exp/sierra:
Design fp_mul, start of the top module:
module fp_mul(clk, op1, op2, result, under, over);
input wire clk;
input wire [15:0] op1, op2;
output reg [15:0] result;
output reg under, over;
reg [15:0] op1reg, op2reg;
wire [21:0] signew;
wire [4:0] expnew;
wire signnew;
wire [15:0] fp_result;
wire fp_under, fp_over;
always @(posedge clk)
begin
	op1reg <= op1;
	op2reg <= op2;
	result <= fp_result;
	under <= fp_under;
	over <= fp_over;
end
fp1 stage1(.sig1(op1reg[10:0]), .sig2(op2reg[10:0]), .exp1(op1reg[14:11]), .exp2(op2reg[14:11]),
	.sign1(op1reg[15]), .sign2(op2reg[15]), .signew(signew), .expnew(expnew), .signnew(signnew));
fp2 stage2(.sig(signew), .exp(expnew), .sign(signnew), .fp_result(fp_result), .under(fp_under), .over(fp_over));
endmodule
Size: about 570 cells after synthesis, ~51 I/O pins.
export LEC_CHECK = 0
export CAP_MARGIN = 5
export CORE_MARGIN = 2
export CORE_UTILIZATION = 68
export PLACE_DENSITY = 0.67
export SETUP_SLACK_MARGIN = 1.02
export SLEW_MARGIN = 20
create_clock -name core_clock -period 3.9 [get_ports {clk}]
run.sh (not shown) runs the stock make flow with config.mk's settings and CLKGATE_MAP_FILE=.
The log for exp/sierra ends in 5_1_grt with error ODB-0269, so the run never completed.
The inputs of exp/lagoon differ from those of exp/sierra as listed below.
Settings: setting CTS_CLUSTER_SIZE to 35 for the first time; changing CORE_UTILIZATION from 68 to 66; removing SETUP_SLACK_MARGIN (formerly 1.02); changing CAP_MARGIN from 5 to 20; removing PLACE_DENSITY (formerly 0.67); changing the clock period (ns, I/O delays scaled along) from 3.9 to 4.96.
[summary]
- Post-synthesis mux area share: exp/sierra vs exp/lagoon identical
- What exp/lagoon reported for cell resize tally after clock tree synthesis has to be multiplied by 1.07 to get the figure for exp/sierra.
- Pre-CTS setup slack (exp/lagoon over exp/sierra): increase, 1.11 ns
- Die area deteriorates in exp/lagoon relative to exp/sierra.
- exp/sierra | ERROR | 5_1_grt
- exp/lagoon: all stages done; final checks FAILED (setup timing).
- Delta (exp/lagoon minus exp/sierra): total of flip-flops plus latches after synthesis closely matched the old numbers; cell area reported after detailed placement shows a reduction of 2.4%.
- From exp/sierra to exp/lagoon the numbers moved as follows: die extent in y increased by 1.3 µm relative to the old numbers, cell row count closely matched the old numbers, placed instance count decreased by about 1.7% relative to the old numbers.
Here is what was changed in the inputs of exp/ember compared with exp/lagoon.
Settings: changing CTS_CLUSTER_SIZE from 35 to 10; changing CORE_UTILIZATION from 66 to 72; setting ABC_AREA to 1 for the first time; changing the clock period (ns, I/O delays scaled along) from 4.96 to 1.59.
--- outcome ---
Run status, exp/ember: aborted in 4_1_cts, error DPL-0033
The post-synthesis area per instance in exp/ember sits 1.8 µm² below the value recorded for exp/lagoon.
From exp/lagoon to exp/ember the numbers moved as follows: full die area dropped about 2%, area of the synthesized netlist per yosys stat picked up an extra 360 µm², final RePlAce weighted congestion increased by 18% relative to the old numbers, area of the core went down by about 1%.
Netlist area before placement delta (exp/ember − exp/lagoon): unfavourable
For exp/maple, these inputs were changed with respect to exp/ember:
Settings: SETUP_SLACK_MARGIN: unset -> 1.14; PLACE_DENSITY: unset -> 0.38; TNS_END_PERCENT: unset -> 5; CTS_CLUSTER_SIZE: 10 -> 100; the clock period (ns, I/O delays scaled along): 1.59 -> 4.82.
[summary]
Against exp/ember, exp/maple reports a total placed instance area that is lower. Diff exp/ember -> exp/maple | detailed placement HPWL | decrease of 20%. Against exp/ember as the reference, exp/maple delivers a higher post-place setup slack. The synthesized cell count of exp/ember and that of exp/maple are within noise of each other. Ran to the end and failed final checks on setup timing: exp/maple. As of exp/maple, placer's final routability congestion estimate had fallen by a little under 10% compared to exp/ember. exp/maple -> exp/ember: yosys-reported design area after synthesis delta 0, exact match.

v23:
fp_mul again, from the RTL that the note above started with.
==> flow/config.mk <==
export PLATFORM = sky130hd
export DESIGN_NAME = fp_mul
export DESIGN_NICKNAME = fp_mul
export VERILOG_FILES = /design/flow/design.v
export SDC_FILE = /design/flow/constraint.sdc
export NUM_CORES = 4
export LEC_CHECK = 0
export ABC_AREA = 1
export CAP_MARGIN = 20
export CELL_PAD_IN_SITES_DETAIL_PLACEMENT = 0
export CORE_ASPECT_RATIO = 0.83
export CORE_MARGIN = 6
export CORE_UTILIZATION = 60
export CTS_CLUSTER_DIAMETER = 226
export CTS_CLUSTER_SIZE = 99
export GPL_TIMING_DRIVEN = 1
export PLACE_DENSITY_LB_ADDON = 0.22
export SETUP_SLACK_MARGIN = 0.54
export SLEW_MARGIN = 35
export TNS_END_PERCENT = 70
==> flow/constraint.sdc <==
create_clock -name core_clock -period 5.04 [get_ports {clk}]
set_input_delay 1.0080 -clock core_clock [delete_from_list [all_inputs] [get_ports {clk}]]
set_output_delay 1.0080 -clock core_clock [all_outputs]
set_load 0.01 [all_outputs]
The inputs of v17 differ from those of v23 as listed below.
diff --git a/flow/config.mk b/flow/config.mk
--- a/flow/config.mk
+++ b/flow/config.mk
@@ -11,9 +11,7 @@
 export CORE_ASPECT_RATIO = 0.83
-export CORE_MARGIN = 6
-export CORE_UTILIZATION = 60
-export CTS_CLUSTER_DIAMETER = 226
+export CORE_MARGIN = 10
+export CORE_UTILIZATION = 39
+export CTS_CLUSTER_DIAMETER = 300
 export CTS_CLUSTER_SIZE = 99
-export GPL_TIMING_DRIVEN = 1
-export PLACE_DENSITY_LB_ADDON = 0.22
-export SETUP_SLACK_MARGIN = 0.54
+export SETUP_SLACK_MARGIN = -0.25
 export SLEW_MARGIN = 35
Results
- Of v17 and v23, v23 shows the higher post-layout worst setup margin, with v17 below it.
- Between v17 and v23, it is v17 whose utilization is lower, by 35 points.
- Against v23, leakage component of the power in v17 came out better.
- The clock-buffer cell count number comes out lower for v23 vs v17.
- Compared with v23, v17 ends up with less cell area.
- Summary — post-layout minimum cycle time, v17 relative to v23: higher, by 0.17 ns.
- Final layout net count in v17 vs v23: down 33
- v17 completed; timing, DRC and antenna clean
- In v17 the area added between synthesis and finish turned out 11 points lower than in v23.
--- input diff v17..v16 ---
diff --git a/flow/config.mk b/flow/config.mk
--- a/flow/config.mk
+++ b/flow/config.mk
@@ -11,7 +11,6 @@
 export CORE_ASPECT_RATIO = 0.83
-export CORE_MARGIN = 10
-export CORE_UTILIZATION = 39
-export CTS_CLUSTER_DIAMETER = 300
-export CTS_CLUSTER_SIZE = 99
-export SETUP_SLACK_MARGIN = -0.25
+export CORE_MARGIN = 2
+export CORE_UTILIZATION = 67
+export CTS_CLUSTER_DIAMETER = 46
+export CTS_CLUSTER_SIZE = 73
 export SLEW_MARGIN = 35
### Flow results
In v16 the core utilization turned out 35 points higher than in v17. Power: v16 draws more than v17. On post-route cell area, v17 and v16 are neck and neck. v16 gives more final hold slack than v17 did. Between v17 and v16, the filler cell count in the final layout is lower for v16.
Edits applied to the flow inputs when going from v16 to v36:
diff --git a/flow/config.mk b/flow/config.mk
--- a/flow/config.mk
+++ b/flow/config.mk
@@ -7,3 +7,2 @@
 export LEC_CHECK = 0
-export ABC_AREA = 1
 export CAP_MARGIN = 20
@@ -12,5 +11,5 @@
 export CORE_MARGIN = 2
-export CORE_UTILIZATION = 67
+export CORE_UTILIZATION = 62
 export CTS_CLUSTER_DIAMETER = 46
-export CTS_CLUSTER_SIZE = 73
+export CTS_CLUSTER_SIZE = 99
 export SLEW_MARGIN = 35
[summary]
Every stage of v36 finished as expected; the final checks, on the other hand, flagged setup timing, which means the layout fails.
Simple logic cell fraction of the synthesized area is lower on v36
Summary of the comparison: cell area is higher in v36, relative to v16.
Compared with v16, in v36 register area share after synthesis now larger, hold slack now larger, final weighted congestion of routability-driven global placement now smaller, global-route wire length before repair now smaller.
Row final tally of setup violations: v36 higher / v16 lower
Any difference in worst-case reg-to-reg path depth between v36 and v16 is small enough to ignore.
v36 gives more area inside the core boundary than v16 did.
In the tables for v16 and v36, synthesized cell area reads higher with v16.

== job 5179 ==
fp_mul again, from the RTL that the note above started with.
clock: 5.04 ns
lec_check: 0
abc_area: 1
cap_margin: 0
cell_pad_in_sites_detail_placement: 0
core_aspect_ratio: 0.83
core_margin: 2
core_utilization: 71
cts_cluster_diameter: 46
cts_cluster_size: 73
setup_slack_margin: 0.61
slew_margin: 35
tns_end_percent: 70
FAIL job 5179 @ global routing: tool exited with error
Input changes introduced in job 7545 (baseline for comparison: job 5179):
Settings: SETUP_SLACK_MARGIN now 0.54, was 0.61; CAP_MARGIN now 30, was 0; CTS_CLUSTER_DIAMETER now 28, was 46; CELL_PAD_IN_SITES_GLOBAL_PLACEMENT now 3, previously not set; CTS_CLUSTER_SIZE now 99, was 73; CORE_UTILIZATION now 60, was 71; CORE_MARGIN now 6, was 2; TNS_END_PERCENT now 20, was 70; GPL_ROUTABILITY_DRIVEN now 0, previously not set; CORE_ASPECT_RATIO now 1.6, was 0.83; HOLD_SLACK_MARGIN now -0.09, previously not set; PLACE_DENSITY now 0.74, previously not set; GPL_TIMING_DRIVEN now 1, previously not set.
==> results <==
global placement without I/O: job 7545 exited with error
Job 5179 -> job 7545: floorplan die height increased by more than half
Reported for job 7545 and job 5179, number of distinct library cells after synthesis turned out identical to the last digit.
Overall chip area on job 7545 is behind job 5179.
Input-level comparison between job 7717 and job 7545:
Settings: CORE_UTILIZATION changed from 60 to 40; CORE_ASPECT_RATIO changed from 1.6 to 0.83; CAP_MARGIN changed from 30 to 20; HOLD_SLACK_MARGIN removed (was -0.09); CELL_PAD_IN_SITES_GLOBAL_PLACEMENT removed (was 3); CTS_CLUSTER_DIAMETER changed from 28 to 100; TNS_END_PERCENT changed from 20 to 70; ABC_AREA removed (was 1); CORE_MARGIN changed from 6 to 2; PLACE_DENSITY removed (was 0.74); GPL_TIMING_DRIVEN changed from 1 to 0; SETUP_SLACK_MARGIN removed (was 0.54); PLACE_DENSITY_LB_ADDON newly set to 0.22; GPL_ROUTABILITY_DRIVEN removed (was 0).
## What came out
The area after synthesis of job 7717 was superior to that of job 7545. Ran to the end and failed final checks on setup timing: job 7717. Job 7717 ended with more post-synthesis sequential area ratio than job 7545. [compare] base=job 7545 new=job 7717: cell row count now sits lower; mux share of post-synthesis cell area up 1.0 points; synthesis area per yosys decreased 6.3%.
Changes in job 1176 relative to job 7717:
Settings: ABC_AREA: unset -> 1; CAP_MARGIN: 20 -> 5; GPL_TIMING_DRIVEN: 0 -> unset; CORE_UTILIZATION: 40 -> 71; CTS_CLUSTER_SIZE: 99 -> 73; SETUP_SLACK_MARGIN: unset -> 1.22; PLACE_DENSITY_LB_ADDON: 0.22 -> unset; CTS_CLUSTER_DIAMETER: 100 -> 46.
Results
Job 1176 never completed, since it errored out during global routing. Comparing adder-cell area share of the yosys netlist for job 1176 and job 7717, the bigger number came from job 7717. Summary — post-place setup slack, job 1176 relative to job 7717: higher, by 840 ps. Job 1176 vs job 7717 — net count after synthesis climbed by more than 10%. Job 7717 -> job 1176: synthesized cell count increased by more than a quarter. Re final weighted congestion of routability-driven global placement: job 1176 is 14% up on job 7717. Job 7717 → job 1176: floorplan core area shrank by about 40%; number of buffers added for setup after CTS shrank by about 7%.

fp_mul again, from the RTL that the note above started with.
clock: 5.3 ns
lec_check: 0
cap_margin: 25
cell_pad_in_sites_detail_placement: 1
core_margin: 2
core_utilization: 40
cts_cluster_diameter: 180
min_routing_layer: met2
slew_margin: 0
tns_end_percent: 75
The starting point finished but fails on setup timing.
==> next run, changes <==
- ABC_AREA: default -> 1
- CAP_MARGIN: 25 -> 20
- CELL_PAD_IN_SITES_DETAIL_PLACEMENT: 1 -> default
- CORE_ASPECT_RATIO: default -> 0.5
- CORE_UTILIZATION: 40 -> 47
- CTS_CLUSTER_DIAMETER: 180 -> 347
- CTS_CLUSTER_SIZE: default -> 98
- HOLD_SLACK_MARGIN: default -> -0.07
- MIN_ROUTING_LAYER: met2 -> default
- PLACE_DENSITY: default -> 0.35
- SETUP_SLACK_MARGIN: default -> -0.21
- SLEW_MARGIN: 0 -> 20
- TNS_END_PERCENT: 75 -> default
=> The changed run ran to the end with no violations; routed wire length falls by about 22%; cell area shrinks by about 4.5%; die area shrinks by 8.4%; sequential power is about the same; synthesized cell count goes up by about 32%; power is lower by about 20%; worst hold slack got worse by 3.4 ps; synthesized area rises by about 7%.
==> next run, changes <==
- ABC_AREA: 1 -> default
- CAP_MARGIN: 20 -> 5
- CELL_PAD_IN_SITES_DETAIL_PLACEMENT: default -> 1
- CORE_ASPECT_RATIO: 0.5 -> 1.12
- CORE_MARGIN: 2 -> 3
- CORE_UTILIZATION: 47 -> 69
- CTS_CLUSTER_DIAMETER: 347 -> 136
- CTS_CLUSTER_SIZE: 98 -> default
- HOLD_SLACK_MARGIN: -0.07 -> default
- MIN_ROUTING_LAYER: default -> met2
- PLACE_DENSITY: 0.35 -> default
- PLACE_DENSITY_LB_ADDON: default -> 0.21
- SETUP_SLACK_MARGIN: -0.21 -> default
- SLEW_MARGIN: 20 -> 0
- TNS_END_PERCENT: default -> 75
=>
- The changed run died in detailed placement (3_5_place_dp)
- synthesized area drops by a few percent
- die size drops by a quarter to a third
- synthesized cell count drops by a quarter to a third

job 8712:
Starting RTL as in the previous note.
clock: 5.3 ns
lec_check: 0
cap_margin: 5
cell_pad_in_sites_detail_placement: 1
core_aspect_ratio: 1.12
core_margin: 3
core_utilization: 69
cts_cluster_diameter: 166
min_routing_layer: met2
place_density_lb_addon: 0.21
slew_margin: 35
tns_end_percent: 75
Flow for job 8712 halted at 3_5_place_dp, error code DPL-0033.
The inputs of job 4430 differ from those of job 8712 as listed below.
- CORE_UTILIZATION now 44, was 69
- CORE_MARGIN now 8, was 3
- CORE_ASPECT_RATIO now 1.66, was 1.12
Results
- The overall chip area in job 8712 is 0.55 times that in job 4430.
- Delta (job 4430 minus job 8712): die extent in x +14%; area figure in the yosys stat output level.
- In job 4430 the implementation completed, yet the final layout does not meet the checks, the culprit being negative setup slack.
- Reported for job 4430 and job 8712, portion of the post-synthesis area used by sequential elements turned out identical to the last digit.
- Against job 8712 as the reference, job 4430 delivers a higher placeable core region.

== P ==
Starting RTL as in the previous note.
==> flow/config.mk <==
export PLATFORM = sky130hd
export DESIGN_NAME = fp_mul
export DESIGN_NICKNAME = fp_mul
export VERILOG_FILES = /design/flow/design.v
export SDC_FILE = /design/flow/constraint.sdc
export NUM_CORES = 4
export LEC_CHECK = 0
export ABC_AREA = 1
export CAP_MARGIN = 20
export CORE_MARGIN = 2
export CORE_UTILIZATION = 72
export CTS_CLUSTER_SIZE = 100
export SLEW_MARGIN = 20
==> flow/constraint.sdc <==
create_clock -name core_clock -period 4.82 [get_ports {clk}]
set_input_delay 0.9640 -clock core_clock [delete_from_list [all_inputs] [get_ports {clk}]]
set_output_delay 0.9640 -clock core_clock [all_outputs]
set_load 0.01 [all_outputs]
Every stage of P finished as expected; the final checks, on the other hand, flagged negative setup slack, which means the layout fails.
Here is what was changed in the inputs of Q compared with P.
# P
export LEC_CHECK = 0
export ABC_AREA = 1
export CAP_MARGIN = 20
export CORE_MARGIN = 2
export CORE_UTILIZATION = 72
export CTS_CLUSTER_SIZE = 100
export SLEW_MARGIN = 20
create_clock -name core_clock -period 4.82 [get_ports {clk}]
# Q
export LEC_CHECK = 0
export CAP_MARGIN = 20
export CORE_MARGIN = 2
export CORE_UTILIZATION = 25
export SLEW_MARGIN = 20
create_clock -name core_clock -period 5.15 [get_ports {clk}]
Results
Q finished every stage and its layout cleared the timing, DRC and antenna checks.
The run showing the greater multiplexer share of the synthesized area is Q.
Per the comparison of Q with P, arrival time reported for the critical path endpoint comparable; logic gate share of total power now smaller.
Going from P to Q, total length of routed wires decreased 6900 um, total power after layout fell by 0.95 mW, post-placement cell area closely matched the old numbers, sequential share of power increased 1.5 points.
Taking P as the reference, in Q wire length of the first global-routing pass fell by about 22%; first-iteration DRC count fell by 427.
Capturing instance or port of the critical path = result[4]: Q; capturing instance or port of the critical path = under: P
Power is estimated from default activity; no workload was simulated.
